**flow/run.sh**
```bash
#!/bin/bash
# the make line also repeats each setting of config.mk as NAME=value (left out here)
make -C /OpenROAD-flow-scripts/flow DESIGN_CONFIG=/design/flow/config.mk WORK_HOME=/design/flow/orfs CLKGATE_MAP_FILE= finish
```
**flow/config.mk**
```make
export PLATFORM = sky130hd
export DESIGN_NAME = topmodule
export DESIGN_NICKNAME = topmodule
export VERILOG_FILES = /design/flow/design.v
export SDC_FILE = /design/flow/constraint.sdc
export NUM_CORES = 4
export LEC_CHECK = 0
export ABC_AREA = 1
export CAP_MARGIN = 0
export CORE_MARGIN = 2
export CORE_UTILIZATION = 72
export CTS_CLUSTER_DIAMETER = 363
export CTS_CLUSTER_SIZE = 43
export HOLD_SLACK_MARGIN = 0.29
export PLACE_DENSITY = 0.4
export SETUP_SLACK_MARGIN = 0.31
export SLEW_MARGIN = 20
```
**flow/constraint.sdc**
```tcl
create_clock -name core_clock -period 1.06 [get_ports {clk}]
set_input_delay 0.2120 -clock core_clock [delete_from_list [all_inputs] [get_ports {clk}]]
set_output_delay 0.2120 -clock core_clock [all_outputs]
set_load 0.01 [all_outputs]
```
**flow/design.v**
```verilog
`timescale 1ns / 1ps
module ADD (
    input [31:0] a,
    input [31:0] b,
    output [32:0] sum
);
    assign sum = a + b;
endmodule
module SUB (
    input [31:0] a,
    input [31:0] b,
    output [32:0] diff
);
    assign diff = a - b;
endmodule
module AND (
    input [31:0] a,
    input [31:0] b,
    output [31:0] res
);
    assign res = a & b;
endmodule
module OR (
    input [31:0] a,
    input [31:0] b,
    output [31:0] res
);
    assign res = a | b;
endmodule
module XOR (
    input [31:0] a,
    input [31:0] b,
    output [31:0] res
);
    assign res = a ^ b;
endmodule
module NOT (
    input [31:0] a,
    output [31:0] res
);
    assign res = ~a;
endmodule
module SLA (
    input [31:0] a,
    input  b,
    output [31:0] res
);
    assign res = a << b;
endmodule
module SRA (
    input [31:0] a,
    input  b,
    output [31:0] res
);
    wire [31:0] y,resu;
    assign y = a;
    assign resu = y >> b;
    assign res = {a[31],resu[30:0]};
endmodule
module SRL (
    input [31:0] a,
    input  b,
    output [31:0] res
);
    assign res = a >> b;
endmodule
module ALU (
    input [31:0] a,
    input [31:0] b,
    input [3:0] opcode,
    input en,
    output reg [31:0] res
);
    wire [31:0] ano,oro,xoo,noo,slao,srao,srlo;
    wire [32:0] ado,suo;
    ADD func1(a,b,ado);
    SUB func2(a,b,suo);
    AND func3(a,b,ano);
    OR func4(a,b,oro);
    XOR func5(a,b,xoo);
    NOT func6(a,noo);
    SLA func7(a,b[0],slao);
    SRA func8(a,b[0],srao);
    SRL func9(a,b[0],srlo);
    always @(*) begin
        case(opcode)
            4'b0000: res = ado[31:0];
            4'b0001: res = suo[31:0];
            4'b0010: res = ano;
            4'b0011: res = oro;
            4'b0100: res = xoo;
            4'b0101: res = noo;
            4'b0110: res = slao;
            4'b0111: res = srao;
            4'b1000: res = srlo;
            4'b1001: res = a + 4;
            4'b1010: res = a - 4;
            4'b1011: res = a;
            default: res = 32'd0;
        endcase
    end
endmodule
module regBank (
    input clk,
    input reset,
    input [4:0] rd1,
    input [4:0] rd2,
    input [4:0] wr,
    input [31:0] data_in,
    input we,
    input re1,
    input re2,
    output [31:0] data_out1,
    output [31:0] data_out2,
    input [1:0] incdec
    );
    reg [31:0] regi [1:15];
    reg [31:0] sp;
    wire [31:0] temp = 32'd0;
    always @(posedge clk) begin
        if(we) begin
            if(wr != 5'd0 && wr < 5'd16) regi[wr] <= data_in;
        end
    end
    always @(posedge clk) begin
        if(reset) sp <= 32'd900;
        else if(incdec == 2'b01) begin
            sp <= sp + 32'd4;
        end
        else if(incdec == 2'b10) begin
            sp <= sp - 32'd4;
        end
        else if(we && wr == 5'd16) sp <= data_in;
    end
    function [31:0] rdreg(input [4:0] r);
        if(r == 5'd0 || r > 5'd16) rdreg = 32'd0;
        else if(r == 5'd16) rdreg = sp;
        else rdreg = regi[r[3:0]];
    endfunction
    assign data_out1 = re1 ? rdreg(rd1) : temp;
    assign data_out2 = re2 ? rdreg(rd2) : temp;
endmodule
module CheckReg (
    input clk,
    input re,
    input we,
    input [31:0] data_in,
    output [31:0] data_out
);
    reg [31:0] data;
    wire [31:0] temp = 32'd0;
    always @(posedge clk) begin
        if(we) data <= data_in;
    end
    assign data_out = re ? data : temp;
endmodule
module CheckRegR (
    input clk,
    input reset,
    input re,
    input we,
    input [31:0] data_in,
    output [31:0] data_out
);
    reg [31:0] data;
    wire [31:0] temp = 32'd0;
    always @(posedge clk) begin
        if(reset) data <= 32'd0;
        else if(we) data <= data_in;
    end
    assign data_out = re ? data : temp;
endmodule
module regdecoder (
    input [31:0] ir,
    output [4:0] rd1,
    output [4:0] rd2,
    output [4:0] wr
);
    assign rd1 = (ir[31:28] == 4'b0101 || ir[31:28] == 4'b0111)?5'b10000:ir[27:23];
    assign rd2 = (ir[31:28] == 4'b0110)?5'd16:(ir[31:28] == 4'b0101)?ir[27:23]:ir[22:18];
    assign wr = (ir[31:28] == 0) ? ir[17:13] : (ir[31:28] == 4'b0101)?ir[27:23]:ir[22:18];
endmodule
`timescale 1ns / 1ps
module signextend1 (
    input [13:0] imm1,
    input en,
    output [31:0] extout
);
    assign extout = imm1[13] ? {18'b111111111111111111,imm1} : {18'd0,imm1};
endmodule
module signextend2 (
    input [27:0] imm2,
    input en,
    output [31:0] extout
);
    assign extout = imm2[27] ? {{2'b11,imm2},{2'b00}} : {{2'd0,imm2},2'b00}; 
endmodule
module signextend3 (
    input [8:0] shamt,
    input en,
    output [31:0] extout
);
    assign extout = shamt[8] ? {23'b11111111111111111111111,shamt} : {23'd0,shamt};
endmodule
module signextend4 (
    input [18:0] shamt1,
    input en,
    output [31:0] extout
);
    assign extout = shamt1[18] ? {11'b11111111111,shamt1,2'd0} : {11'd0,shamt1,2'd0};
endmodule
module pcselect (
    input [31:0] lmdo,npco,
    input select,
    output [31:0] pco
);
    assign pco = (select == 1'b1) ? lmdo : npco;
endmodule
module Mux2_1 (
    input [31:0] in1,
    input [31:0] in2,
    input sel,
    output [31:0] out
);
    assign out = sel ? in2 : in1;
endmodule
module Mux4_1 (
    input [31:0] in1,
    input [31:0] in2,
    input [31:0] in3,
    input [31:0] in4,
    input [1:0] sel,
    output [31:0] out
);
    assign out = (sel == 2'b00) ? in1 : (sel == 2'b01) ? in2 : (sel == 2'b10) ? in3 : in4;
endmodule
`timescale 1ns / 1ps
module incr (
    input [31:0] in,
    output [31:0] out
);
    assign out = in + 4;
endmodule
module conditionb (
    input [31:0] val,
    input [2:0] cond,
    output flag
);
    assign flag = (cond == 3'b000) ? 1'b0 : (cond == 3'b001) ? (val[31] ) ? 1'b1 : 1'b0 : (cond == 3'b010) ? (val[31] == 0) ? 1'b1 : 1'b0 : (cond == 3'b011) ? (val == 0 ) ? 1'b1 : 1'b0 : 1'b1;
endmodule
`timescale 1ns / 1ps
module controlunit (
    input clk,
    input en,
    input reset,
    input [31:0] ir,
    output reg pcre,pcwe,npcre,npcwe,regbwe,regbre1,regbre2,sgen,alumux1sel,alumux2sel,aluoutre,aluoutwe,Are,Awe,Bre,Bwe,dmemwe,lmdre,lmdwe,reginmuxsel,irwe,
    output reg [1:0] immmuxsel,
    output reg [3:0] alusel,
    output reg [2:0] cond,
    output reg [1:0] incdec,
    output reg swap,select,
    output halted
);
    reg [3:0] mainstate;
    reg [3:0] substate;
    reg [31:0] irst;
    assign halted = (mainstate == 4'd12);
    always @(posedge clk) begin
        if(reset) begin
            mainstate <= 4'd0;
            substate <= 4'd0;
            {pcre,pcwe,npcre,npcwe,regbwe,regbre1,regbre2,sgen,alumux1sel,alumux2sel,aluoutre,aluoutwe,Are,Awe,Bre,Bwe,dmemwe,lmdre,lmdwe,reginmuxsel,irwe} <= 21'd0;
            immmuxsel <= 2'd0;
            alusel <= 4'd0;
            cond <= 3'd0;
            incdec <= 2'd0;
            swap <= 1'b0;
            select <= 1'b0;
        end
        else begin
        case (mainstate)
            4'd0: begin
                if(en) begin
                pcre <= 1;
                npcwe <= 1;
                irwe <= 1;
                mainstate <= 4'd1;
                end
            end 
            4'd1: begin
                pcre <= 1;
                npcwe <= 0;
                irwe <= 0;
                mainstate <= 4'd2;
                select <= 1'd0;
            end
            4'd2: begin
                irst <= ir;
                if(ir[31:28] == 4'b1000) mainstate <= 4'd4;
                else mainstate <= ir[31:28] + 3;
                pcre <= 0;
            end
            4'd3: begin
                case (substate)
                    4'd0: begin
                        regbwe <= 0;
                        regbre1 <= 1;
                        regbre2 <= 1;
                        substate <= 4'd1;
                        sgen <= 1'b1;
                        Awe <= 1;
                        Bwe <= 1;
                        immmuxsel <= 2'b10;
                    end 
                    4'd1: begin
                        regbre1 <= 0;
                        regbre2 <= 0;
                        substate <= 4'd2;
                        Awe <= 0;
                        Bwe <= 0;
                        Are <= 1;
                        Bre <= 1;
                        alumux1sel <= 0;
                        alumux2sel <= 0;
                        alusel <= irst[3:0];
                    end
                    4'd2: begin
                        substate <= 4'd3;
                        aluoutwe <= 1;
                    end
                    4'd3: begin
                        substate <= 4'd4;
                        aluoutwe <= 0;
                        aluoutre <= 1;
                        reginmuxsel <= 1;
                        cond <= 3'b000;
                        npcre <= 1;
                        pcwe <= 1;
                        regbwe <= 1;
                    end
                    4'd4: begin
                        substate <= 4'd0;
                        mainstate <= 4'd0;
                        aluoutre <= 0;
                        reginmuxsel <= 0;
                        cond <= 3'b000;
                        npcre <= 0;
                        pcwe <= 0;
                        regbwe <= 0;
                    end
                    default: 
                    substate <= 4'd0;
                endcase
            end
            4'd4: begin
                case (substate)
                    4'd0: begin
                        regbwe <= 0;
                        regbre1 <= 1;
                        regbre2 <= 0;
                        substate <= 4'd1;
                        sgen <= 1'b1;
                        Awe <= 1;
                        Bwe <= 0;
                        immmuxsel <= 2'b00;
                    end
                    4'd1: begin
                        regbre1 <= 0;
                        substate <= 4'd2;
                        Awe <= 0;
                        Are <= 1;
                        alumux1sel <= 0;
                        alumux2sel <= 1;
                        alusel <= irst[3:0];
                    end
                    4'd2: begin
                        substate <= 4'd3;
                        aluoutwe <= 1;
                    end
                    4'd3: begin
                        substate <= 4'd4;
                        aluoutwe <= 0;
                        aluoutre <= 1;
                        reginmuxsel <= 1;
                        cond <= 3'b000;
                        npcre <= 1;
                        pcwe <= 1;
                        regbwe <= 1;
                    end
                    4'd4: begin
                        substate <= 4'd0;
                        mainstate <= 4'd0;
                        aluoutre <= 0;
                        reginmuxsel <= 0;
                        cond <= 3'b000;
                        npcre <= 0;
                        pcwe <= 0;
                        regbwe <= 0;
                    end
                    default:
                    substate <= 4'd0;
                endcase
            end 
            4'd5 : begin
                case (substate)
                    4'd0: begin
                        regbwe <= 0;
                        regbre1 <= 1;
                        regbre2 <= 1;
                        substate <= 4'd1;
                        sgen <= 1'b1;
                        Awe <= 1;
                        Bwe <= 1;
                        immmuxsel <= 2'b00;
                    end
                    4'd1: begin
                        regbre1 <= 0;
                        regbre2 <= 0;
                        substate <= 4'd2;
                        Awe <= 0;
                        Are <= 1;
                        Bwe <= 0;
                        Bre <= 1;
                        alumux1sel <= 0;
                        alumux2sel <= 1;
                        alusel <= 4'd0;
                    end
                    4'd2: begin
                        substate <= 4'd3;
                        aluoutwe <= 1;
                    end
                    4'd3: begin
                        aluoutwe <= 0;
                        aluoutre <= 1;
                        cond <= 3'b000;
                        npcre <= 1;
                        pcwe <= 1;
                        if(irst[0]==0) begin
                            substate <= 4'd4;
                            lmdwe <= 1'b1;
                            lmdre <= 1'b1;
                            reginmuxsel <= 1'b0;
                        end
                        else begin
                            substate <= 4'd5;
                            dmemwe <= 1'b1;
                        end
                    end
                    4'd4: begin
                        lmdwe <= 1'b0;
                        regbwe <= 1'b1;
                        substate <= 4'd6;
                    end
                    4'd5: begin
                        dmemwe <= 1'b0;
                        regbwe <= 1'b0;
                        substate <= 4'd6;
                    end
                    4'd6: begin
                        substate <= 4'd0;
                        mainstate <= 4'd0;
                        aluoutre <= 0;
                        cond <= 3'b000;
                        npcre <= 0;
                        pcwe <= 0;
                        regbwe <= 0;
                    end
                    default:
                    substate <= 4'd0;
                endcase
            end
            4'd6 : begin
                case (substate)
                    4'd0: begin
                        sgen <= 1'b1;
                        regbwe <= 0;
                        immmuxsel <= 2'b01;
                        substate <= 4'd1;
                        npcre <= 1'b1;
                        alumux1sel <= 1'b1;
                        alumux2sel <= 1'b1;
                        alusel <= 4'd0;
                        aluoutwe <= 1'b1;
                    end 
                    4'd1: begin
                        substate <= 4'd2;
                        aluoutwe <= 0;
                        aluoutre <= 1'b1;
                        cond <= 3'b100;
                        pcwe <= 1'b1;
                        regbwe <= 1'b0;
                    end
                    4'd2: begin
                        substate <= 4'd0;
                        aluoutre <= 0;
                        cond <= 3'b000;
                        npcre <= 0;
                        pcwe <= 0;
                        regbwe <= 0;
                        mainstate <= 4'd0;
                    end
                    default: 
                    substate <= 4'd0;
                endcase
            end
            4'd7: begin
                case (substate)
                    4'd0: begin
                        regbwe <= 0;
                        regbre1 <= 1;
                        regbre2 <= 0;
                        substate <= 4'd1;
                        sgen <= 1'b1;
                        Awe <= 1;
                        Bwe <= 0;
                        immmuxsel <= 2'b11;
                    end
                    4'd1: begin
                        regbre1 <= 0;
                        substate <= 4'd2;
                        npcre <= 1'b1;
                        Awe <= 0;
                        Are <= 1;
                        alumux1sel <= 1;
                        alumux2sel <= 1;
                        alusel <= 4'd0;
                        aluoutwe <= 1'b1;
                        cond <= irst[2:0] + 1;
                    end
                    4'd2: begin
                        substate <= 4'd3;
                        aluoutwe <= 0;
                        aluoutre <= 1'b1;
                        pcwe <= 1'b1;
                        regbwe <= 1'b0;
                    end
                    4'd3: begin
                        substate <= 4'd0;
                        aluoutre <= 0;
                        cond <= 3'b000;
                        npcre <= 0;
                        pcwe <= 0;
                        regbwe <= 0;
                        mainstate <= 4'd0;
                    end
                    default: 
                    substate <= 4'd0;
                endcase
            end
            4'd8: begin
                case (substate)
                    4'd0: begin
                        regbwe <= 0;
                        regbre1 <= 0;
                        regbre2 <= 1;
                        Awe <= 0;
                        Bwe <= 1;
                        if(irst[0] == 1'b0) begin
                        incdec <= 2'b10;
                        substate <= 4'd1;
                        end
                        else begin
                        incdec <= 2'b01;
                        substate <= 4'd2;
                        end
                    end
                    4'd1: begin
                        regbre2 <= 0;
                        substate <= 4'd3;
                        Are <= 1;
                        aluoutwe <= 1'b0;
                        regbre1 <= 1'b1;
                        Awe <= 1'b1;
                        alumux1sel <= 1'b0;
                        alusel <= 4'b1001;
                        incdec <= 2'b00;
                        Bwe <= 1'b0;
                    end
                    4'd3: begin
                        regbre2 <= 0;
                        substate <= 4'd4;
                        Are <= 1;
                        aluoutwe <= 1'b1;
                        regbre1 <= 1'b0;
                        Awe <= 1'b0;
                    end
                    4'd4: begin
                        substate <= 4'd5;
                        aluoutre <= 1'b1;
                        Bre <= 1;
                        dmemwe <= 1'b1;
                        npcre <= 1'b1;
                        pcwe <= 1'b1;
                        cond <= 3'b000;
                    end
                    4'd5: begin
                        substate <= 4'd0;
                        mainstate <= 4'd0;
                        aluoutre <= 0;
                        dmemwe <= 1'b0;
                        npcre <= 0;
                        pcwe <= 0;
                        cond <= 3'b000;
                    end
                    4'd2: begin
                        regbre2 <= 0;
                        substate <= 4'd6;
                        Are <= 1;
                        aluoutwe <= 1'b0;
                        regbre1 <= 1'b1;
                        Awe <= 1'b1;
                        alumux1sel <= 1'b0;
                        alusel <= 4'b1011;
                        incdec <= 2'b00;
                    end
                    4'd6: begin
                        regbre2 <= 0;
                        substate <= 4'd7;
                        Are <= 1;
                        aluoutwe <= 1'b1;
                        regbre1 <= 1'b0;
                        Awe <= 1'b0;
                    end
                    4'd7: begin
                        substate <= 4'd8;
                        aluoutre <= 1'b1;
                        Bre <= 0;
                        npcre <= 1'b1;
                        pcwe <= 1'b1;
                        cond <= 3'b000;
                        lmdwe <= 1'b1;
                    end
                    4'd8: begin
                        substate <= 4'd9;
                        aluoutre <= 0;
                        npcre <= 0;
                        pcwe <= 0;
                        cond <= 3'b000;
                        lmdwe <= 1'b0;
                        lmdre <= 1'b1;
                        reginmuxsel <= 1'b0;
                        regbwe <= 1'b1;
                    end
                    4'd9: begin
                        substate <= 4'd0;
                        mainstate <= 4'd0;
                        lmdre <= 1'b0;
                        reginmuxsel <= 1'b0;
                        regbwe <= 1'b0;
                        cond <= 3'b000;
                        npcre <= 0;
                        pcwe <= 0;
                        Bwe <= 0;
                    end
                    default: 
                    substate <= 4'd0;
                endcase
            end
            4'd9: begin
                case (substate)
                    4'd0: begin
                        incdec <= 2'b00;
                        regbwe <= 0;
                        substate <= 4'd1;
                        sgen <= 1'b1;
                        npcre <= 1'b1;
                    end 
                    4'd1: begin
                        substate <= 4'd2;
                        regbre2 <= 1'b1;
                        Awe <= 1;
                        Bwe <= 1;
                        alumux1sel <= 1'b1;
                        alusel <= 4'b1011;
                        Are <= 1'b1;
                        Bre <= 1'b1;
                        incdec <= 2'b00;
                    end
                    4'd2: begin
                        substate <= 4'd3;
                        aluoutwe <= 1'b1;
                        aluoutre <= 1'b1;
                        regbre1 <= 1'b0;
                        Awe <= 1'b0;
                        Bwe <= 1'b0;
                    end
                    4'd3: begin
                        substate <= 4'd4;
                        aluoutwe <= 1'b0;
                        aluoutre <= 1'b1;
                        swap <= 1'b1;
                        dmemwe <= 1'b1;
                    end
                    4'd4: begin
                        substate <= 4'd5;
                        aluoutre <= 1;
                        dmemwe <= 1'b1;
                        swap <= 1'b1;
                        npcre <= 1'b1;
                        pcwe <= 1'b0;
                        cond <= 3'b000;
                    end
                    4'd5: begin
                        swap <= 0;
                        dmemwe <= 0;
                        substate <= 4'd6;
                        npcre <= 1'b1;
                        cond <= 3'b000;
                        sgen <= 1'b1;
                        immmuxsel <= 2'b01;
                        alumux1sel <= 1'b1;
                        alumux2sel <= 1'b1;
                        alusel <= 4'b0000;
                        aluoutwe <= 1'b1;
                        aluoutre <= 1'b1;
                        incdec <= 2'b10;
                    end
                    4'd6: begin
                        substate <= 4'd7;
                        aluoutwe <= 1'b0;
                        aluoutre <= 1'b1;
                        Awe <= 1'b0;
                        Bwe <= 1'b0;
                        cond <= 3'b100;
                        regbwe <= 1'b0;
                        pcwe <= 1'b1;
                        incdec <= 2'b00;
                    end
                    4'd7: begin
                        substate <= 4'd0;
                        aluoutre <= 0;
                        cond <= 3'b000;
                        npcre <= 0;
                        pcwe <= 0;
                        regbwe <= 0;
                        mainstate <= 4'd0;
                    end
                    default:
                    substate <= 4'd0; 
                endcase
            end
            4'd10: begin
                case (substate)
                    4'd0: begin
                        substate <= 4'd1;
                        regbre1 <= 1'b1;
                        Awe <= 1'b1;
                        Are <= 1'b1;
                        alumux1sel <= 1'b0;
                        alusel <= 4'b1001;
                        incdec <= 2'b00;
                    end
                    4'd1: begin
                        substate <= 4'd2;
                        aluoutwe <= 1'b1;
                        aluoutre <= 1'b1;
                        regbre1 <= 1'b0;
                        Awe <= 1'b0;
                        incdec <= 2'b01;
                    end
                    4'd2: begin
                        substate <= 4'd3;
                        aluoutwe <= 1'b0;
                        aluoutre <= 1'b1;
                        regbre2 <= 1'b0;
                        Bwe <= 1'b0;
                        Bre <= 1'b0;
                        incdec <= 2'b00;
                        lmdwe <= 1'b1;
                    end
                    4'd3: begin
                        substate <= 4'd4;
                        aluoutre <= 0;
                        lmdwe <= 1'b0;
                        lmdre <= 1'b1;
                        reginmuxsel <= 1'b0;
                        regbwe <= 1'b0;
                        select <= 1'b1;
                        cond <= 3'b000;
                        npcre <= 1'b1;
                        pcwe <= 1'b1;
                    end
                    4'd4: begin
                        substate <= 4'd0;
                        mainstate <= 4'd0;
                        lmdre <= 1'b0;
                        select <= 1'b0;
                        pcwe <= 0;
                    end
                    default: 
                    substate <= 4'd0;
                endcase
            end
            4'd12: begin
                mainstate <= mainstate;
            end
            4'd13: begin
                case (substate)
                    4'd0: begin
                        cond <= 3'b000;
                        npcre <= 1'b1;
                        pcwe <= 1'b1;
                        substate <= 4'd1;
                    end 
                    4'd1: begin
                        substate <= 0;
                        mainstate <= 0;
                        npcre <= 0;
                        pcwe <= 0;
                    end
                    default: 
                    substate <= 4'd0;
                endcase
            end
        endcase
    end
    end
endmodule
`timescale 1ns / 1ps
module topmodule (
    input clk,
    input en,reset,
    output [31:0] imem_addr,
    input  [31:0] imem_rdata,
    output [31:0] dmem_addr,
    output [31:0] dmem_wdata,
    output dmem_we,
    input  [31:0] dmem_rdata,
    output halted
);
    wire pcre,pcwe,npcre,npcwe,regbwe,regbre1,regbre2,sgen,alumux1sel,alumux2sel,aluoutre,aluoutwe,Are,Awe,Bre,Bwe,dmemwe,lmdre,lmdwe,reginmuxsel,irwe,swap,select;
    wire [1:0] immmuxsel,incdec;
    wire [3:0] alusel;
    wire [2:0] cond;
    wire [31:0] ir;
    controlunit cu(clk,en,reset,ir,pcre,pcwe,npcre,npcwe,regbwe,regbre1,regbre2,sgen,alumux1sel,alumux2sel,aluoutre,aluoutwe,Are,Awe,Bre,Bwe,dmemwe,lmdre,lmdwe,reginmuxsel,irwe,immmuxsel,alusel,cond,incdec,swap,select,halted);
    datapath dp(clk,reset,pcre,pcwe,npcre,npcwe,regbwe,regbre1,regbre2,sgen,alumux1sel,alumux2sel,aluoutre,aluoutwe,Are,Awe,Bre,Bwe,dmemwe,lmdre,lmdwe,reginmuxsel,irwe,immmuxsel,cond,alusel,ir,incdec,swap,select,
                imem_addr,imem_rdata,dmem_addr,dmem_wdata,dmem_we,dmem_rdata);
endmodule
`timescale 1ns / 1ps
module datapath (
    input clk,
    input reset,
    input pcre,pcwe,npcre,npcwe,regbwe,regbre1,regbre2,sgen,alumux1sel,alumux2sel,aluoutre,aluoutwe,Are,Awe,Bre,Bwe,dmemwe,lmdre,lmdwe,reginmuxsel,irwe,
    input [1:0] immmuxsel,
    input[2:0] cond,
    input [3:0] alusel,
    output [31:0] dpout,
    input [1:0] incdec,
    input swap,select,
    output [31:0] imem_addr,
    input  [31:0] imem_rdata,
    output [31:0] dmem_addr,
    output [31:0] dmem_wdata,
    output dmem_we,
    input  [31:0] dmem_rdata
);
    wire [4:0] rd1,rd2,wr;
    wire flag;
    wire [31:0] pcdatout,npcout,pcplus4,irout,inst,regbdata_out1,regbdata_out2,sg1out,sg2out,sg3out,sg4out,siexval,alumux1out,alumux2out,aluresult,aluoutout,Aout,Bout,dmemout,pcdatin,lmdout,regbdata_in,pcin;
    CheckRegR pc(clk,reset,pcre,pcwe,pcdatin,pcdatout);
    incr pcp4(pcdatout,pcplus4);
    CheckReg npc(clk,npcre,npcwe,pcplus4,npcout);
    assign imem_addr = pcdatout;
    assign inst = imem_rdata;
    assign dpout = inst;
    CheckReg ir(clk,1'b1,irwe,inst,irout);
    regdecoder rd(irout,rd1,rd2,wr);
    regBank regb(clk,reset,rd1,rd2,wr,regbdata_in,regbwe,regbre1,regbre2,regbdata_out1,regbdata_out2,incdec);
    CheckReg A(clk,Are,Awe,regbdata_out1,Aout);
    CheckReg B(clk,Bre,Bwe,regbdata_out2,Bout);
    signextend1 sg1(irout[17:4],sgen,sg1out);
    signextend2 sg2(irout[27:0],sgen,sg2out);
    signextend3 sg3(irout[12:4],sgen,sg3out);
    signextend4 sg4(irout[22:4],sgen,sg4out);
    Mux4_1 immmux(sg1out,sg2out,sg3out,sg4out,immmuxsel,siexval);
    Mux2_1 alumux1(Aout,npcout,alumux1sel,alumux1out);
    Mux2_1 alumux2(Bout,siexval,alumux2sel,alumux2out);
    ALU alu(alumux1out,alumux2out,alusel,1'b1,aluresult);
    CheckReg aluout(clk,aluoutre,aluoutwe,aluresult,aluoutout);
    assign dmem_addr = swap ? Bout : aluoutout;
    assign dmem_wdata = swap ? aluoutout : Bout;
    assign dmem_we = dmemwe;
    assign dmemout = dmem_rdata;
    CheckReg LMD(clk,lmdre,lmdwe,dmemout,lmdout);
    conditionb cdb(Aout,cond,flag);
    Mux2_1 pcmux(npcout,aluoutout,flag,pcin);
    pcselect selector(lmdout,pcin,select,pcdatin);
    Mux2_1 reginmux(lmdout,aluoutout,reginmuxsel,regbdata_in);
endmodule
```
==> ci_impl_report.md, run 1 <==
## Implementation flow summary

| Metric | Value |
|---|---|
| Ranking of synthesized cells by instance count | sky130_fd_sc_hd__nand2_1, sky130_fd_sc_hd__o21ai_0, sky130_fd_sc_hd__edfxtp_1 |
| Biggest area contributors in the synthesized netlist | sky130_fd_sc_hd__edfxtp_1, sky130_fd_sc_hd__nand2_1, sky130_fd_sc_hd__o21ai_0 |
| Last weighted congestion value of the routability-driven placer | 1.28 |
| Xor and xnor fraction of the mapped netlist area | 0.0133 |
| Syn. warnings | 5 |
| Top comb family, area | AND-OR/OR-AND gates |
| Basic Gates by Area | 0.198 |
| Mux frac, synth | 0 |
| Compound-cell area share of the yosys netlist | 0.214 |
| Stop err | [ERROR DPL-0038] Utilization greater than 100%, impossible to legalize |
| Adder Area Share | 0.0350 |
| Most frequently used cell type in the post-synthesis netlist | sky130_fd_sc_hd__nand2_1 |
| Flip-flops with a built-in enable | 676 |
| Leading register cell type out of synthesis | sky130_fd_sc_hd__edfxtp_1 |
| Syn nets | 6,221 |
| Status | did not finish |
| Sequential cell area fraction in the yosys report | 0.463 |
| Instance count after placement with tap cells included | 8,111 |
| Vertical die dimension | 264 um |
| HPWL reported at the end of detailed placement | 189 mm |
| Yosys reg bits | 787 |
| Area enclosed by the die boundary | 69,700 um2 |
| Yosys stat area | 48,700 um2 |
| Placement row count | 95 |
| I/O pin count | 165 |
| Dpl cell area | 64,600 um2 |
| Number of standard cells reported by yosys | 6,019 |
| Fp_density | 0.726 |
| Last stage the flow got to | clock tree synthesis (4_1_cts) |
| Dominant cell type by area after synthesis | sky130_fd_sc_hd__edfxtp_1 |
| Die width | 264 um |
| Share of the synthesized area in the top cell type | 0.417 |
| Core area | 67,000 um2 |
| Number of distinct library cells after synthesis | 71 |
| Number of buffers added on ports | 164 |
| Number of instances in the synthesized netlist | 6,019 |
| Fraction of synthesis flops using an asynchronous set or reset pin | 0 |
| Syn Std Cell Area | 48,700 um2 |
| Post-synthesis area per instance | 8.09 um2 |
| Worst setup slack before clock tree synthesis | -3.01 ns |
-- stage by stage --
stage	power, mW	hold slack, ns
after floorplan	91.2	0.311
after global placement	133	0.448
after detailed placement	142	0.460
==> inputs of run 2 (changes only) <==
- ABC_AREA: 1 -> not set
- CELL_PAD_IN_SITES_DETAIL_PLACEMENT: not set -> 2
- CORE_MARGIN: 2 -> 8
- CORE_UTILIZATION: 72 -> 51
- CTS_CLUSTER_DIAMETER: 363 -> not set
- CTS_CLUSTER_SIZE: 43 -> not set
- GPL_TIMING_DRIVEN: not set -> 0
- HOLD_SLACK_MARGIN: 0.29 -> not set
- MAX_ROUTING_LAYER: not set -> met5
- PLACE_DENSITY: 0.4 -> not set
- PLACE_DENSITY_LB_ADDON: not set -> 0.09
- SETUP_SLACK_MARGIN: 0.31 -> not set
- clock period: 1.06 -> 6.37 ns (I/O delays scaled with it)
==> run 2 against run 1 <==
  * The run again fails in clock tree synthesis (4_1_cts)
  * Synthesized cell count shrank 20%
  * Die area grew 48%
  * Area after synthesis shrank 2.6%
==> ci_impl_report.md, run 2 <==
## Implementation flow summary

| Metric | Value |
|---|---|
| Sequential cell area fraction in the yosys report | 0.475 |
| Leading register cell type out of synthesis | sky130_fd_sc_hd__edfxtp_1 |
| Area enclosed by the die boundary | 103,000 um2 |
| Status | did not finish |
| Most frequently used cell type in the post-synthesis netlist | sky130_fd_sc_hd__edfxtp_1 |
| Basic Gates by Area | 0.125 |
| Number of instances in the synthesized netlist | 4,789 |
| Die width | 321 um |
| Dominant cell type by area after synthesis | sky130_fd_sc_hd__edfxtp_1 |
| Last stage the flow got to | clock tree synthesis (4_1_cts) |
| HPWL reported at the end of detailed placement | 230 mm |
| Flip-flops with a built-in enable | 676 |
| Fraction of synthesis flops using an asynchronous set or reset pin | 0 |
| Share of the synthesized area in the top cell type | 0.428 |
| Syn nets | 4,991 |
| Mux frac, synth | 0.0664 |
| Post-synthesis area per instance | 9.90 um2 |
| Number of buffers added on ports | 163 |
| Number of standard cells reported by yosys | 4,789 |
| I/O pin count | 165 |
| Number of distinct library cells after synthesis | 102 |
| Yosys stat area | 47,400 um2 |
| Ranking of synthesized cells by instance count | sky130_fd_sc_hd__edfxtp_1, sky130_fd_sc_hd__o21ai_0, sky130_fd_sc_hd__nand2_1 |
| Stop err | [ERROR DPL-0033] detailed placement checks failed during check placement. |
| Vertical die dimension | 321 um |
| Yosys reg bits | 787 |
| Core area | 92,800 um2 |
| Last weighted congestion value of the routability-driven placer | 1.09 |
| Dpl cell area | 51,800 um2 |
| Syn. warnings | 5 |
| Worst setup slack before clock tree synthesis | -0.842 ns |
| Top comb family, area | AND-OR/OR-AND gates |
| Compound-cell area share of the yosys netlist | 0.230 |
| Adder Area Share | 0.0359 |
| Syn Std Cell Area | 47,400 um2 |
| Placement row count | 112 |
| Biggest area contributors in the synthesized netlist | sky130_fd_sc_hd__edfxtp_1, sky130_fd_sc_hd__mux2i_1, sky130_fd_sc_hd__o21ai_0 |
| Xor and xnor fraction of the mapped netlist area | 0.0222 |
| Fp_density | 0.511 |
-- run 2: per-stage QoR --
step           cells  total power [mW]  hold slack, ns
2_1_floorplan   4789              12.2           0.442
3_3_place_gp    6206              15.8           0.465
3_5_place_dp    6261              17.2           0.484
==> inputs of run 3 (changes only) <==
- ABC_AREA: not set -> 1
- CAP_MARGIN: 0 -> 20
- CELL_PAD_IN_SITES_DETAIL_PLACEMENT: 2 -> not set
- CORE_MARGIN: 8 -> 2
- CORE_UTILIZATION: 51 -> 72
- CTS_CLUSTER_DIAMETER: not set -> 363
- CTS_CLUSTER_SIZE: not set -> 43
- GPL_TIMING_DRIVEN: 0 -> not set
- HOLD_SLACK_MARGIN: not set -> 0.29
- MAX_ROUTING_LAYER: met5 -> not set
- PLACE_DENSITY_LB_ADDON: 0.09 -> 0.13
- SETUP_SLACK_MARGIN: not set -> 0.31
- clock period: 6.37 -> 1.06 ns (I/O delays scaled with it)
==> run 3 against run 2 <==
  * The flow again stops in clock tree synthesis (4_1_cts)
  * Die area shrank 32%
  * Synthesized cell count grew 26%
  * Area after synthesis grew 2.6%
==> ci_impl_report.md, run 3 <==
## Implementation flow summary

| Metric | Value |
|---|---|
| Status | did not finish |
| Last stage the flow got to | clock tree synthesis (4_1_cts) |
| Stop err | [ERROR DPL-0038] Utilization greater than 100%, impossible to legalize |
| Leading register cell type out of synthesis | sky130_fd_sc_hd__edfxtp_1 |
| Adder Area Share | 0.0350 |
| Placement row count | 95 |
| Yosys stat area | 48,700 um2 |
| Number of standard cells reported by yosys | 6,019 |
| Fp_density | 0.726 |
| Compound-cell area share of the yosys netlist | 0.214 |
| Most frequently used cell type in the post-synthesis netlist | sky130_fd_sc_hd__nand2_1 |
| Area enclosed by the die boundary | 69,700 um2 |
| HPWL reported at the end of detailed placement | 190 mm |
| Mux frac, synth | 0 |
| Fraction of synthesis flops using an asynchronous set or reset pin | 0 |
| Flip-flops with a built-in enable | 676 |
| Sequential cell area fraction in the yosys report | 0.463 |
| Vertical die dimension | 264 um |
| Basic Gates by Area | 0.198 |
| Xor and xnor fraction of the mapped netlist area | 0.0133 |
| I/O pin count | 165 |
| Die width | 264 um |
| Number of distinct library cells after synthesis | 71 |
| Syn. warnings | 5 |
| Number of buffers added on ports | 164 |
| Last weighted congestion value of the routability-driven placer | 1.32 |
| Ranking of synthesized cells by instance count | sky130_fd_sc_hd__nand2_1, sky130_fd_sc_hd__o21ai_0, sky130_fd_sc_hd__edfxtp_1 |
| Yosys reg bits | 787 |
| Syn Std Cell Area | 48,700 um2 |
| Number of instances in the synthesized netlist | 6,019 |
| Core area | 67,000 um2 |
| Worst setup slack before clock tree synthesis | -3.07 ns |
| Biggest area contributors in the synthesized netlist | sky130_fd_sc_hd__edfxtp_1, sky130_fd_sc_hd__nand2_1, sky130_fd_sc_hd__o21ai_0 |
| Top comb family, area | AND-OR/OR-AND gates |
| Dominant cell type by area after synthesis | sky130_fd_sc_hd__edfxtp_1 |
| Post-synthesis area per instance | 8.09 um2 |
| Syn nets | 6,221 |
| Share of the synthesized area in the top cell type | 0.417 |
## run 3: metrics by stage
stage / util / instances / setup TNS [ns] / instance area [um2] / hold slack (ns)
floorplan: - / 6019 / -1130.00 / 51800 / 0.311
global placement: 0.955 / 8053 / -1326.61 / 64100 / 0.458
detailed placement: 0.955 / 8053 / -1472.25 / 64100 / 0.471
==> inputs of run 4 (changes only) <==
- ABC_AREA: 1 -> not set
- CAP_MARGIN: 20 -> 35
- CELL_PAD_IN_SITES_DETAIL_PLACEMENT: not set -> 1
- CORE_ASPECT_RATIO: not set -> 1.27
- CORE_MARGIN: 2 -> 5
- CORE_UTILIZATION: 72 -> 44
- CTS_CLUSTER_DIAMETER: 363 -> 104
- CTS_CLUSTER_SIZE: 43 -> not set
- GPL_ROUTABILITY_DRIVEN: not set -> 0
- GPL_TIMING_DRIVEN: not set -> 1
- HOLD_SLACK_MARGIN: 0.29 -> not set
- PLACE_DENSITY_LB_ADDON: 0.13 -> 0.08
- SETUP_SLACK_MARGIN: 0.31 -> 0.09
- clock period: 1.06 -> 6.97 ns (I/O delays scaled with it)
==> run 4 against run 3 <==
  * The run now finishes clean
  * Synthesized cell count fell by 20%
  * Area after synthesis fell by 2.6%
  * Die area rose by 64%
==> ci_impl_report.md, run 4 <==
## Implementation flow summary

| Metric | Value |
|---|---|
| Status | timing/DRC/antenna clean |
| Number of instances in the synthesized netlist | 4,789 |
| Root Driver | sky130_fd_sc_hd__clkbuf_16 |
| Flip-flops with a built-in enable | 676 |
| Vertical die dimension | 380 um |
| Pre-antenna DRT Iters | 6 |
| Clk power | 4.75 mW |
| Vias in the first global route | 43,100 |
| Placement row count | 135 |
| Worst hold-check path type | flip-flop to flip-flop |
| Crit Path Max Fanout | 15 |
| Final worst hold slack | 0.478 ns |
| Portion of total power attributed to sequential cells | 0.328 |
| Syn nets | 4,991 |
| Worst path arrival time | 6.68 ns |
| Fraction of power spent switching nets | 0.415 |
| Relative contribution of combinational cells to total power | 0.422 |
| Number of DRC markers after the initial detailed-route iteration | 4,185 |
| Buffer and inverter count on the worst path | 2 |
| Worst reg2reg endpoint | dp.aluout.data[26] |
| Share of the synthesized area in the top cell type | 0.428 |
| Stage-log warning count | 70 |
| Dpl cell area | 50,700 um2 |
| Startpoint of the most critical setup path | cu.immmuxsel[0] |
| Total wire length | 193 mm |
| Compound-cell area share of the yosys netlist | 0.230 |
| Wire length of the first global-routing pass | 283 mm |
| Nature of the critical path endpoint | flip-flop |
| Max-cap viol count | 0 |
| CP cell instances | inv_1, a21oi_2, a221oi_1, inv_1, nor3_1, nand3_1, o41a_1, xnor2_1, ha_1, a21o_1, a21oi_1, o21ai_0, o41ai_1, a21oi_1, a41o_1, and2_1, or4b_1, nand3_1 |
| HPWL reported at the end of detailed placement | 130 mm |
| Crit path depth | 18 |
| Syn. warnings | 5 |
| Clk pin slew, worst setup/hold paths | 0.06 ns |
| Resized cells post-CTS | 0 |
| Setup repair after global routing missed its margin | false |
| Number of buffers added to fix hold violations after cts | 0 |
| Remaining routing DRC violations | 0 |
| Part of the cycle the worst path needs | 0.876 |
| Initial antenna violation count | 2 |
| Final setup vio count | 0 |
| Core area | 107,000 um2 |
| H-tree depth reported by CTS | 3 |
| Min Tclk post-route | 6.11 ns |
| Adder Area Share | 0.0359 |
| Basic Gates by Area | 0.125 |
| Hold path startpoint | cu.select |
| Pin count of the biggest net entering global routing | 149 |
| GRT Total Usage | 0.324 |
| Area enclosed by the die boundary | 115,000 um2 |
| Sw power | 7.86 mW |
| Comb power | 7.99 mW |
| Final Max Slew Viols | 0 |
| Final total negative setup slack | 0 ns |
| I/O pin count | 165 |
| Critical path class | flip-flop to flip-flop |
| Most frequently used cell type in the post-synthesis netlist | sky130_fd_sc_hd__edfxtp_1 |
| Internal power | 11.1 mW |
| Number of vias in the routed layout | 42,200 |
| Worst clock skew | 0.0321 ns |
| Number of nets in the layout | 4,971 |
| Total sequential power | 6.22 mW |
| Sequential cell area fraction in the yosys report | 0.475 |
| Yosys reg bits | 787 |
| Setup repair bufs after CTS | 0 |
| Worst setup path end | dp.aluout.data[26] |
| Number of failing hold endpoints at the final stage | 0 |
| Syn Std Cell Area | 47,400 um2 |
| Layout Area Growth over Synthesis | 13.1% |
| Peak VDD IR | 0.227 mV |
| Dominant cell type by area after synthesis | sky130_fd_sc_hd__edfxtp_1 |
| Ranking of synthesized cells by instance count | sky130_fd_sc_hd__edfxtp_1, sky130_fd_sc_hd__o21ai_0, sky130_fd_sc_hd__nand2_1 |
| Yosys stat area | 47,400 um2 |
| Path depth of the worst reg2reg path | 18 |
| Longest individual stage delay on the worst path | 0.54 ns |
| Least-Margin Pin Slew | 1.03 ns |
| Gate family responsible for the most delay along the worst path | AND-OR/OR-AND gates |
| Latency at later pin | 0.72 ns |
| Overall Power | 19.0 mW |
| Worst Path Required | 7.55 ns |
| Number of standard cells reported by yosys | 4,789 |
| Worst R2R Setup Slack | 0.86 ns |
| Max clock buf depth | 3 |
| Worst hold path depth | 2 |
| TritonCTS clock tree | yes |
| Ratio of total power to cell area | 354 nW/um2 |
| Worst Hold Path EP | cu.select |
| Critical path startpoint category | flip-flop |
| Fin area | 53,600 um2 |
| Top comb family, area | AND-OR/OR-AND gates |
| Maximum clock frequency | 164 MHz |
| Fp_density | 0.444 |
| Number of clock sinks | 787 |
| Die width | 301 um |
| Largest power group | combinational logic |
| Leakage | 17.7 nW |
| Average vias per placed instance | 6.71 |
| Worst slew margin relative to its limit | 0.305 |
| Number of distinct library cells after synthesis | 102 |
| Number of buffers added on ports | 164 |
| Fraction of synthesis flops using an asynchronous set or reset pin | 0 |
| Biggest area contributors in the synthesized netlist | sky130_fd_sc_hd__edfxtp_1, sky130_fd_sc_hd__mux2i_1, sky130_fd_sc_hd__o21ai_0 |
| Leading register cell type out of synthesis | sky130_fd_sc_hd__edfxtp_1 |
| Total congestion overflow | 0 |
| Mux frac, synth | 0.0664 |
| Xor and xnor fraction of the mapped netlist area | 0.0222 |
| TritonCTS buffer count | 88 |
| Remaining antenna violation count | 0 |
| Post-synthesis area per instance | 9.90 um2 |
| Beginning of the worst register-to-register path | cu.immmuxsel[0] |
| Slowest cell on crit path | sky130_fd_sc_hd__a221oi_1 |
| Clk network pwr share | 0.250 |
| WL/cell | 30.7 um |
[run 4: stage by stage]
stage                     utilization  cells  worst slack, ns
after floorplan                     -   4789             2.13
after global placement          0.473   6106             1.20
after detailed placement        0.474   6114             1.10
after CTS                       0.501   6277             1.06
after global routing            0.502   6281            0.657
final                           0.502   6281            0.865
[run 4: per-layer routing]
layer	global-route usage	wire [um]
met1	0.396	74600
met2	0.545	92200
met3	0.0555	13600
met4	0.174	12400
met5	0	0
[run 4: cell type report]
type                    count  area, um2
diodes                      1       2.50
clock buffers             127       2410
clock inverters            36        474
fillers                 11700      53300
inverters                 116        437
multi-input cells        3462      23000
flip-flops and latches    787      22500
well taps                1438       1800
repair buffers            314       2930
==> inputs of run 5 (changes only) <==
- ABC_AREA: not set -> 1
- CAP_MARGIN: 35 -> 20
- CELL_PAD_IN_SITES_DETAIL_PLACEMENT: 1 -> not set
- CORE_ASPECT_RATIO: 1.27 -> 0.5
- CORE_MARGIN: 5 -> 2
- CORE_UTILIZATION: 44 -> 72
- CTS_CLUSTER_DIAMETER: 104 -> 376
- CTS_CLUSTER_SIZE: not set -> 96
- GPL_ROUTABILITY_DRIVEN: 0 -> not set
- GPL_TIMING_DRIVEN: 1 -> not set
- PLACE_DENSITY: not set -> 0.6
- PLACE_DENSITY_LB_ADDON: 0.08 -> not set
- SETUP_SLACK_MARGIN: 0.09 -> 0.48
- clock period: 6.97 -> 2.59 ns (I/O delays scaled with it)
==> run 5 against run 4 <==
  * The run now fails in global routing (5_1_grt)
  * Die area down 39%
  * Synthesized cell count up 26%
  * Area after synthesis up 2.6%
==> ci_impl_report.md, run 5 <==
## Implementation flow summary

| Metric | Value |
|---|---|
| Vertical die dimension | 188 um |
| Die width | 372 um |
| Placement row count | 67 |
| Flip-flops with a built-in enable | 676 |
| Sequential cell area fraction in the yosys report | 0.463 |
| I/O pin count | 165 |
| Status | did not finish |
| Adder Area Share | 0.0350 |
| Fraction of synthesis flops using an asynchronous set or reset pin | 0 |
| Yosys reg bits | 787 |
| Number of clock sinks | 787 |
| Top comb family, area | AND-OR/OR-AND gates |
| H-tree depth reported by CTS | 1 |
| Ranking of synthesized cells by instance count | sky130_fd_sc_hd__nand2_1, sky130_fd_sc_hd__o21ai_0, sky130_fd_sc_hd__edfxtp_1 |
| Number of instances in the synthesized netlist | 6,019 |
| Share of the synthesized area in the top cell type | 0.417 |
| Basic Gates by Area | 0.198 |
| Last stage the flow got to | global routing (5_1_grt) |
| Stop err | [ERROR GRT-0232] Routing congestion too high. Check the congestion heatmap in the GUI. |
| TritonCTS buffer count | 12 |
| Core area | 66,900 um2 |
| Syn Std Cell Area | 48,700 um2 |
| Syn nets | 6,221 |
| Post-synthesis area per instance | 8.09 um2 |
| Dominant cell type by area after synthesis | sky130_fd_sc_hd__edfxtp_1 |
| Number of distinct library cells after synthesis | 71 |
| Area enclosed by the die boundary | 69,800 um2 |
| Yosys stat area | 48,700 um2 |
| HPWL reported at the end of detailed placement | 141 mm |
| Syn. warnings | 5 |
| Most frequently used cell type in the post-synthesis netlist | sky130_fd_sc_hd__nand2_1 |
| Compound-cell area share of the yosys netlist | 0.214 |
| Number of buffers added to fix hold violations after cts | 0 |
| Number of buffers added on ports | 164 |
| Total congestion overflow | 955 |
| Max clock buf depth | 3 |
| GRT Total Usage | 0.932 |
| Root Driver | sky130_fd_sc_hd__clkbuf_16 |
| Biggest area contributors in the synthesized netlist | sky130_fd_sc_hd__edfxtp_1, sky130_fd_sc_hd__nand2_1, sky130_fd_sc_hd__o21ai_0 |
| Fp_density | 0.728 |
| Number of standard cells reported by yosys | 6,019 |
| Last weighted congestion value of the routability-driven placer | 1.33 |
| Mux frac, synth | 0 |
| Xor and xnor fraction of the mapped netlist area | 0.0133 |
| Leading register cell type out of synthesis | sky130_fd_sc_hd__edfxtp_1 |
[run 5: timing repair]
item                                   CTS
endpoints found under the hold margin    0
setup endpoints to repair              786
gates cloned                            13
setup buffers                           92
resized                                905
pin swaps                              104
[run 5: through the flow]
stage	cells	TNS [ns]	instance area [um2]	setup slack, ns
floorplan	6019	-90.38	49400	-0.921
global placement	7506	-41.35	57500	-1.01
detailed placement	7506	-80.76	57500	-1.18
CTS	7631	-65.30	60600	-1.01
[run 5: routing by layer]
metal | global-route usage | GRT overflow
met5 | 0.781 | 13
met4 | 0.924 | 284
met2 | 1.00 | 421
met3 | 0.883 | 149
met1 | 0.918 | 88
==> inputs of run 6 (changes only) <==
- ABC_AREA: 1 -> not set
- CORE_ASPECT_RATIO: 0.5 -> not set
- CORE_UTILIZATION: 72 -> 44
- CTS_CLUSTER_DIAMETER: 376 -> not set
- CTS_CLUSTER_SIZE: 96 -> not set
- SETUP_SLACK_MARGIN: 0.48 -> not set
- clock period: 2.59 -> 3.19 ns (I/O delays scaled with it)
==> run 6 against run 5 <==
  * The layout now fails its checks (negative setup slack)
  * Die area rose by 58%
  * Synthesized cell count down 20%
  * Area after synthesis decreased by 2.6%
==> ci_impl_report.md, run 6 <==
## Implementation flow summary

| Metric | Value |
|---|---|
| Fraction of power spent switching nets | 0.389 |
| Overall Power | 48.0 mW |
| Syn Std Cell Area | 47,400 um2 |
| Number of standard cells reported by yosys | 4,789 |
| Internal power | 29.3 mW |
| Setup repair after global routing missed its margin | true |
| Sw power | 18.7 mW |
| Placement row count | 120 |
| Least-Margin Pin Slew | 1.11 ns |
| Status | complete, but fails checks |
| Fp_density | 0.443 |
| Worst clock skew | 0.0720 ns |
| Total sequential power | 13.4 mW |
| Gate family responsible for the most delay along the worst path | AND-OR/OR-AND gates |
| Number of nets in the layout | 5,723 |
| Blocking Checks | negative setup slack |
| Total wire length | 193 mm |
| Slowest cell on crit path | sky130_fd_sc_hd__or4_4 |
| Number of clock sinks | 787 |
| Peak VDD IR | 0.508 mV |
| Ratio of total power to cell area | 785 nW/um2 |
| Syn nets | 4,991 |
| Clk network pwr share | 0.226 |
| Buffer and inverter count on the worst path | 4 |
| Worst Hold Path EP | cu.mainstate[1] |
| Worst hold-check path type | input port to flip-flop |
| Critical path startpoint category | flip-flop |
| Top cell by count, worst path | sky130_fd_sc_hd__buf_6 |
| Final setup vio count | 29 |
| Nature of the critical path endpoint | flip-flop |
| Last weighted congestion value of the routability-driven placer | 1.01 |
| Most frequently used cell type in the post-synthesis netlist | sky130_fd_sc_hd__edfxtp_1 |
| Comb power | 23.7 mW |
| Number of buffers added on ports | 164 |
| Yosys reg bits | 787 |
| Clk pin slew, worst setup/hold paths | 0.07 ns |
| Compound-cell area share of the yosys netlist | 0.230 |
| Flip-flops with a built-in enable | 676 |
| Post-synthesis area per instance | 9.90 um2 |
| Worst slew margin relative to its limit | 0.262 |
| Instance count after placement with tap cells included | 6,777 |
| Number of instances in the synthesized netlist | 4,789 |
| Dominant cell type by area after synthesis | sky130_fd_sc_hd__edfxtp_1 |
| Part of the cycle the worst path needs | 1.40 |
| Worst reg2reg endpoint | dp.aluout.data[29] |
| Pre-antenna DRT Iters | 7 |
| Final Max Slew Viols | 0 |
| Fin area | 61,200 um2 |
| I/O pin count | 165 |
| Relative contribution of combinational cells to total power | 0.494 |
| Min Tclk post-route | 4.48 ns |
| Latency at later pin | 0.72 ns |
| Vias in the first global route | 42,500 |
| Sequential cell area fraction in the yosys report | 0.475 |
| Largest power group | combinational logic |
| Longest individual stage delay on the worst path | 0.54 ns |
| Die width | 332 um |
| WL/cell | 27.5 um |
| GRT Total Usage | 0.338 |
| Worst Path Required | 3.66 ns |
| Dpl cell area | 56,900 um2 |
| Yosys stat area | 47,400 um2 |
| Initial antenna violation count | 5 |
| Worst R2R Setup Slack | -1.29 ns |
| Vertical die dimension | 332 um |
| Syn. warnings | 5 |
| Leakage | 22.0 nW |
| Number of failing hold endpoints at the final stage | 0 |
| Ranking of synthesized cells by instance count | sky130_fd_sc_hd__edfxtp_1, sky130_fd_sc_hd__o21ai_0, sky130_fd_sc_hd__nand2_1 |
| Total congestion overflow | 0 |
| Fraction of synthesis flops using an asynchronous set or reset pin | 0 |
| Core area | 107,000 um2 |
| Number of DRC markers after the initial detailed-route iteration | 5,519 |
| Crit path depth | 22 |
| Clk power | 10.9 mW |
| Xor and xnor fraction of the mapped netlist area | 0.0222 |
| Min setup slack post-route | -1.29 ns |
| Wire length of the first global-routing pass | 280 mm |
| TritonCTS buffer count | 91 |
| Worst hold path depth | 2 |
| Maximum clock frequency | 223 MHz |
| Startpoint of the most critical setup path | cu.immmuxsel[2] |
| Final Non-Filler Cells | 7,002 |
| Stage-log warning count | 67 |
| Number of distinct library cells after synthesis | 102 |
| Crit Path Max Fanout | 7 |
| TritonCTS clock tree | yes |
| Share of the synthesized area in the top cell type | 0.428 |
| CP cell instances | nand2b_4, a21oi_4, buf_6, a221o_1, nor2_4, nand4_1, buf_6, or4_4, buf_6, o31ai_4, xnor2_1, ha_1, a21o_1, a21oi_2, o21ai_2, buf_4, nor3_2, and3b_2, nor2_2, xor2_1, a211oi_1, o211ai_1 |
| Area enclosed by the die boundary | 110,000 um2 |
| Basic Gates by Area | 0.125 |
| Number of vias in the routed layout | 44,700 |
| Path depth of the worst reg2reg path | 22 |
| Portion of total power attributed to sequential cells | 0.280 |
| Hold path startpoint | reset |
| Worst setup path end | dp.aluout.data[29] |
| Final worst hold slack | 0.370 ns |
| Top comb family, area | AND-OR/OR-AND gates |
| Beginning of the worst register-to-register path | cu.immmuxsel[2] |
| Worst path arrival time | 4.94 ns |
| Critical path class | flip-flop to flip-flop |
| Leading register cell type out of synthesis | sky130_fd_sc_hd__edfxtp_1 |
| Remaining routing DRC violations | 0 |
| Max-cap viol count | 0 |
| Adder Area Share | 0.0359 |
| Remaining antenna violation count | 0 |
| Root Driver | sky130_fd_sc_hd__clkbuf_16 |
| Mux frac, synth | 0.0664 |
| Pin count of the biggest net entering global routing | 101 |
| Average vias per placed instance | 6.38 |
| Layout Area Growth over Synthesis | 29.1% |
| Biggest area contributors in the synthesized netlist | sky130_fd_sc_hd__edfxtp_1, sky130_fd_sc_hd__mux2i_1, sky130_fd_sc_hd__o21ai_0 |
| H-tree depth reported by CTS | 3 |
| Worst setup slack before clock tree synthesis | -1.60 ns |
| HPWL reported at the end of detailed placement | 137 mm |
| Max clock buf depth | 3 |
==> run 6: stage by stage <==
| stage | TNS, ns | utilization |
|---|---|---|
| 2_1_floorplan | -14.56 | - |
| 3_3_place_gp | -45.31 | 0.531 |
| 3_5_place_dp | -46.64 | 0.531 |
| 4_1_cts | -23.19 | 0.567 |
| 5_1_grt | -30.17 | 0.572 |
| 6_report | -24.85 | 0.572 |
==> run 6: what timing repair did <==
action,in CTS,in global routing
pin swaps,66,37
hold buffers,0,0
gates resized,129,67
gates cloned,2,2
endpoints found under the setup margin,151,73
setup buffers,34,22
==> run 6: per-layer routing <==
layer  GRT usage  wire length, um  part of all wire  up-vias
met1       0.463            78700              0.41    21900
met4       0.141             8700             0.045        0
met3      0.0533            18300             0.095      417
li1            -                -                 -    19900
met5           0                0                 0        -
met2       0.531            87100              0.45     2393
==> run 6: cell type report <==
class                   count  area, um2
fillers                  9294      45800
multi-input cells        3462      23800
flip-flops and latches    787      22600
repair buffers           1063       9570
clock buffers             120       2510
well taps                1403       1760
clock inverters            50        586
inverters                 116        440
diodes                      1       2.50
==> inputs of run 7 (changes only) <==
- CAP_MARGIN: 20 -> 5
- CELL_PAD_IN_SITES_GLOBAL_PLACEMENT: not set -> 3
- CORE_UTILIZATION: 44 -> 30
- CTS_CLUSTER_DIAMETER: not set -> 128
- CTS_CLUSTER_SIZE: not set -> 22
- TNS_END_PERCENT: not set -> 40
- clock period: 3.19 -> 5.5 ns (I/O delays scaled with it)
==> run 7 against run 6 <==
  * The run now finishes clean
  * Final cell count fell by 1.3%
  * Die area is 46% higher
  * Power shrank 53%
  * Sequential power decreased by 41%
  * Setup slack improved by 1.5 ns
  * Utilization is 23 points lower
  * Clock-buffer cell count is 48 lower
  * Global-route usage is 7.2 points lower
  * Non-clock buffer count decreased by 662
  * Wire length up 14%
  * Register-to-register slack better by 1.5 ns
  * Critical path type unchanged
==> ci_impl_report.md, run 7 <==
## Implementation flow summary

| Metric | Value |
|---|---|
| Setup repair after global routing missed its margin | false |
| Max clock buf depth | 3 |
| Fraction of synthesis flops using an asynchronous set or reset pin | 0 |
| Filler cell count | 16,000 |
| Worst clock skew | 0.0419 ns |
| Final Max Slew Viols | 0 |
| Worst Hold Path EP | cu.aluoutwe |
| Longest individual stage delay on the worst path | 0.67 ns |
| Root Driver | sky130_fd_sc_hd__clkbuf_16 |
| WL/cell | 31.9 um |
| Stage-log warning count | 75 |
| Path depth of the worst reg2reg path | 19 |
| Final total negative setup slack | 0 ns |
| Fraction of power spent switching nets | 0.446 |
| Hold path startpoint | cu.aluoutwe |
| Crit Path Max Fanout | 11 |
| Worst slew margin relative to its limit | 0.240 |
| Worst setup slack before clock tree synthesis | 0.0921 ns |
| Worst setup path end | dp.aluout.data[25] |
| Largest power group | combinational logic |
| CP cell instances | nor2b_1, buf_4, a221o_1, nor4_4, nand4_1, or4_4, o21ai_1, xnor2_1, ha_1, and3_1, and3_1, a32o_1, o21bai_2, nor3b_1, buf_4, o21bai_1, a21oi_1, xnor2_1, a221o_1 |
| Vertical die dimension | 402 um |
| Total wire length | 221 mm |
| Part of the cycle the worst path needs | 0.961 |
| Portion of total power attributed to sequential cells | 0.354 |
| Number of clock sinks | 787 |
| Number of standard cells reported by yosys | 4,789 |
| Dominant cell type by area after synthesis | sky130_fd_sc_hd__edfxtp_1 |
| Peak VDD IR | 0.258 mV |
| Maximum clock frequency | 189 MHz |
| Ratio of total power to cell area | 419 nW/um2 |
| Worst hold path depth | 2 |
| Buffer and inverter count on the worst path | 2 |
| Post-synthesis area per instance | 9.90 um2 |
| Basic Gates by Area | 0.125 |
| Critical path startpoint category | flip-flop |
| Total sequential power | 7.97 mW |
| Number of DRC markers after the initial detailed-route iteration | 3,561 |
| TritonCTS buffer count | 45 |
| Number of instances in the synthesized netlist | 4,789 |
| Internal power | 12.5 mW |
| Status | timing/DRC/antenna clean |
| Final setup vio count | 0 |
| Biggest area contributors in the synthesized netlist | sky130_fd_sc_hd__edfxtp_1, sky130_fd_sc_hd__mux2i_1, sky130_fd_sc_hd__o21ai_0 |
| Syn Std Cell Area | 47,400 um2 |
| Core area | 157,000 um2 |
| Worst path arrival time | 5.71 ns |
| Comb power | 10.7 mW |
| Vias in the first global route | 39,600 |
| HPWL reported at the end of detailed placement | 154 mm |
| Total congestion overflow | 0 |
| H-tree depth reported by CTS | 2 |
| Leading register cell type out of synthesis | sky130_fd_sc_hd__edfxtp_1 |
| Latency at later pin | 0.69 ns |
| Number of distinct library cells after synthesis | 102 |
| Crit path depth | 19 |
| Relative contribution of combinational cells to total power | 0.474 |
| Pin count of the biggest net entering global routing | 129 |
| Clk network pwr share | 0.172 |
| Worst hold-check path type | flip-flop to flip-flop |
| Critical path class | flip-flop to flip-flop |
| Syn. warnings | 5 |
| Ranking of synthesized cells by instance count | sky130_fd_sc_hd__edfxtp_1, sky130_fd_sc_hd__o21ai_0, sky130_fd_sc_hd__nand2_1 |
| Number of vias in the routed layout | 40,300 |
| Leakage | 17.4 nW |
| Share of the synthesized area in the top cell type | 0.428 |
| Slowest cell on crit path | sky130_fd_sc_hd__or4_4 |
| Placement row count | 145 |
| Least-Margin Pin Slew | 1.14 ns |
| Number of buffers added on ports | 164 |
| Sw power | 10.0 mW |
| Yosys reg bits | 787 |
| Fp_density | 0.303 |
| Initial antenna violation count | 8 |
| Worst reg2reg endpoint | dp.aluout.data[25] |
| Yosys stat area | 47,400 um2 |
| Clk power | 3.87 mW |
| Number of failing hold endpoints at the final stage | 0 |
| Remaining routing DRC violations | 0 |
| Gate family responsible for the most delay along the worst path | simple AND/OR/NAND/NOR gates |
| Number of nets in the layout | 5,015 |
| Remaining antenna violation count | 0 |
| Worst R2R Setup Slack | 0.22 ns |
| Final Util | 0.343 |
| Top comb family, area | AND-OR/OR-AND gates |
| Min Tclk post-route | 5.28 ns |
| Last weighted congestion value of the routability-driven placer | 0.882 |
| Pre-antenna DRT Iters | 5 |
| I/O pin count | 165 |
| Startpoint of the most critical setup path | cu.alumux2sel |
| Most frequently used cell type in the post-synthesis netlist | sky130_fd_sc_hd__edfxtp_1 |
| Min setup slack post-route | 0.217 ns |
| Wire length of the first global-routing pass | 311 mm |
| Area enclosed by the die boundary | 161,000 um2 |
| Syn nets | 4,991 |
| Die width | 402 um |
| Compound-cell area share of the yosys netlist | 0.230 |
| Max-cap viol count | 0 |
| Nature of the critical path endpoint | flip-flop |
| Adder Area Share | 0.0359 |
| Average vias per placed instance | 5.83 |
| Flip-flops with a built-in enable | 676 |
| Sequential cell area fraction in the yosys report | 0.475 |
| Xor and xnor fraction of the mapped netlist area | 0.0222 |
| Overall Power | 22.5 mW |
| TritonCTS clock tree | yes |
| Mux frac, synth | 0.0664 |
| Layout Area Growth over Synthesis | 13.3% |
| Worst Path Required | 5.93 ns |
| Beginning of the worst register-to-register path | cu.alumux2sel |
| Clk pin slew, worst setup/hold paths | 0.10 ns |
| GRT Total Usage | 0.266 |
| Final worst hold slack | 0.463 ns |
## run 7: timing repair
action / 4_1_cts / 5_1_grt
hold buffers: 0 / 0
resized: 0 / 10
setup buffers: 0 / 2
endpoints found under the setup margin: 0 / 8
## run 7: metal layers
layer  vias to the layer above  track usage  routed length [um]
met5                         -            0                  13
met4                         2       0.0513                4380
met3                       171       0.0225                9610
met2                      1075        0.433              102000
met1                     20500        0.384              105000
li1                      18500            -                   -
## run 7: per-stage QoR
step                      instances  area (um2)
after floorplan                4789       47400
final                          6909       53700
after CTS                      6904       53600
after global placement         6821       52300
after detailed placement       6821       52300
after global routing           6907       53700
## run 7: cell type report
cell class | count | area (um2) | share of cell area
Clock inverter | 11 | 159 | 0.00296
Inverter | 116 | 438 | 0.00815
Tap cell | 2058 | 2570 | 0.0479
Multi-Input combinational cell | 3462 | 23100 | 0.430
Clock buffer | 72 | 1230 | 0.0228
Antenna cell | 2 | 5.00 | 0.0000931
Sequential cell | 787 | 22600 | 0.420
Timing Repair Buffer | 401 | 3680 | 0.0684
==> inputs of run 8 (changes only) <==
- CAP_MARGIN: 5 -> 20
- CELL_PAD_IN_SITES_GLOBAL_PLACEMENT: 3 -> not set
- CORE_UTILIZATION: 30 -> 57
- CTS_CLUSTER_DIAMETER: 128 -> not set
- CTS_CLUSTER_SIZE: 22 -> not set
- PLACE_DENSITY: 0.6 -> not set
- TNS_END_PERCENT: 40 -> 5
- clock period: 5.5 -> 4.53 ns (I/O delays scaled with it)
==> run 8 against run 7 <==
  * The layout now fails its checks (negative setup slack)
  * Register-to-register slack lost 0.44 ns
  * Clock skew grew 0.00073 ns
  * Clock-buffer cell count grew 41
  * Final area grew 4.2%
  * Worst hold slack gained 0.019 ns
  * Final cell count shrank 10%
  * Utilization grew 34 points
  * Flip-flop count is the same
  * Global-route usage grew 14 points
  * Critical path depth grew 4
  * Via count grew 7.2%
  * Synthesized cell count is the same
  * Largest cell class unchanged
==> ci_impl_report.md, run 8 <==
## Implementation flow summary

| Metric | Value |
|---|---|
| Status | complete, but fails checks |
| Blocking Checks | negative setup slack |
| Total congestion overflow | 0 |
| H-tree depth reported by CTS | 3 |
| Buffer and inverter count on the worst path | 5 |
| WL/cell | 28.6 um |
| GRT Total Usage | 0.404 |
| Remaining routing DRC violations | 0 |
| Biggest area contributors in the synthesized netlist | sky130_fd_sc_hd__edfxtp_1, sky130_fd_sc_hd__mux2i_1, sky130_fd_sc_hd__o21ai_0 |
| HPWL reported at the end of detailed placement | 120 mm |
| Comb power | 14.2 mW |
| Crit path depth | 23 |
| Syn. warnings | 5 |
| Ranking of synthesized cells by instance count | sky130_fd_sc_hd__edfxtp_1, sky130_fd_sc_hd__o21ai_0, sky130_fd_sc_hd__nand2_1 |
| Hold path startpoint | dp.pc.data[25] |
| Initial antenna violation count | 6 |
| Instance count after placement with tap cells included | 6,026 |
| Layout Area Growth over Synthesis | 18.1% |
| Vertical die dimension | 292 um |
| Clk power | 7.38 mW |
| Number of vias in the routed layout | 43,200 |
| Path depth of the worst reg2reg path | 23 |
| Number of buffers added to fix hold violations after cts | 0 |
| Die width | 292 um |
| Peak VDD IR | 0.473 mV |
| Remaining antenna violation count | 0 |
| Maximum clock frequency | 210 MHz |
| Internal power | 18.9 mW |
| Max-cap viol count | 0 |
| Min setup slack post-route | -0.223 ns |
| Startpoint of the most critical setup path | cu.immmuxsel[1] |
| Final worst hold slack | 0.482 ns |
| Area enclosed by the die boundary | 85,500 um2 |
| Core area | 82,200 um2 |
| Longest individual stage delay on the worst path | 0.54 ns |
| Total wire length | 177 mm |
| Most frequently used cell type in the post-synthesis netlist | sky130_fd_sc_hd__edfxtp_1 |
| Ratio of total power to cell area | 554 nW/um2 |
| TritonCTS buffer count | 86 |
| Final setup vio count | 10 |
| Overall Power | 31.0 mW |
| Relative contribution of combinational cells to total power | 0.458 |
| Root Driver | sky130_fd_sc_hd__clkbuf_16 |
| Vias in the first global route | 41,000 |
| Pin count of the biggest net entering global routing | 166 |
| Part of the cycle the worst path needs | 1.05 |
| CP cell instances | buf_12, nand2b_4, a21oi_4, buf_6, buf_6, a221o_1, nor2_4, nand4_1, buf_6, or4_4, o21ai_2, xnor2_1, ha_1, and3_4, nand3_1, a211oi_2, o21bai_4, nor3b_2, buf_4, o21bai_1, a21oi_2, xnor2_1, a221o_1 |
| I/O pin count | 165 |
| Nature of the critical path endpoint | flip-flop |
| Number of failing hold endpoints at the final stage | 0 |
| Final Non-Filler Cells | 6,201 |
| Fraction of synthesis flops using an asynchronous set or reset pin | 0 |
| Ant diodes | 0 |
| Worst hold-check path type | flip-flop to flip-flop |
| Compound-cell area share of the yosys netlist | 0.230 |
| Post-synthesis area per instance | 9.90 um2 |
| Leading register cell type out of synthesis | sky130_fd_sc_hd__edfxtp_1 |
| Number of DRC markers after the initial detailed-route iteration | 5,749 |
| Worst path arrival time | 5.14 ns |
| Total sequential power | 9.42 mW |
| Basic Gates by Area | 0.125 |
| Sequential cell area fraction in the yosys report | 0.475 |
| Max clock buf depth | 3 |
| Pre-antenna DRT Iters | 6 |
| Clk pin slew, worst setup/hold paths | 0.06 ns |
| Sw power | 12.1 mW |
| Syn nets | 4,991 |
| Worst clock skew | 0.0427 ns |
| Top cell by count, worst path | sky130_fd_sc_hd__buf_6 |
| Flip-flops with a built-in enable | 676 |
| Crit Path Max Fanout | 7 |
==> run 8: per-stage QoR <==
step	TNS (ns)	cell area, um2
finish	-1.16	56000
global route	-3.20	56000
CTS	-1.94	55700
detailed placement	-3.81	52600
global placement	-3.41	52600
floorplan	-0.0147	47400
==> run 8: metal layers <==
| metal | up-vias | part of all wire | global-route usage | wire (um) |
|---|---|---|---|---|
| li1 | 19000 | - | - | - |
| met1 | 20800 | 0.39 | 0.556 | 69300 |
| met2 | 2871 | 0.43 | 0.609 | 76800 |
| met3 | 520 | 0.12 | 0.0841 | 21200 |
| met4 | 10 | 0.056 | 0.205 | 9880 |
| met5 | - | 0.00039 | 0 | 69 |
==> run 8: cell type report <==
type,count,area (um2)
clock buffers,113,2330
clock inverters,48,619
fillers,6390,26200
inverters,116,437
multi-input cells,3462,23400
flip-flops and latches,787,22500
well taps,1070,1340
repair buffers,605,5380
==> run 8: timing repair <==
action / 4_1_cts / 5_1_grt
setup buffers: 10 / 4
pin swaps: 19 / 31
gates resized: 28 / 57
setup endpoints to repair: 13 / 16
Power is estimated from default activity; no workload was simulated.
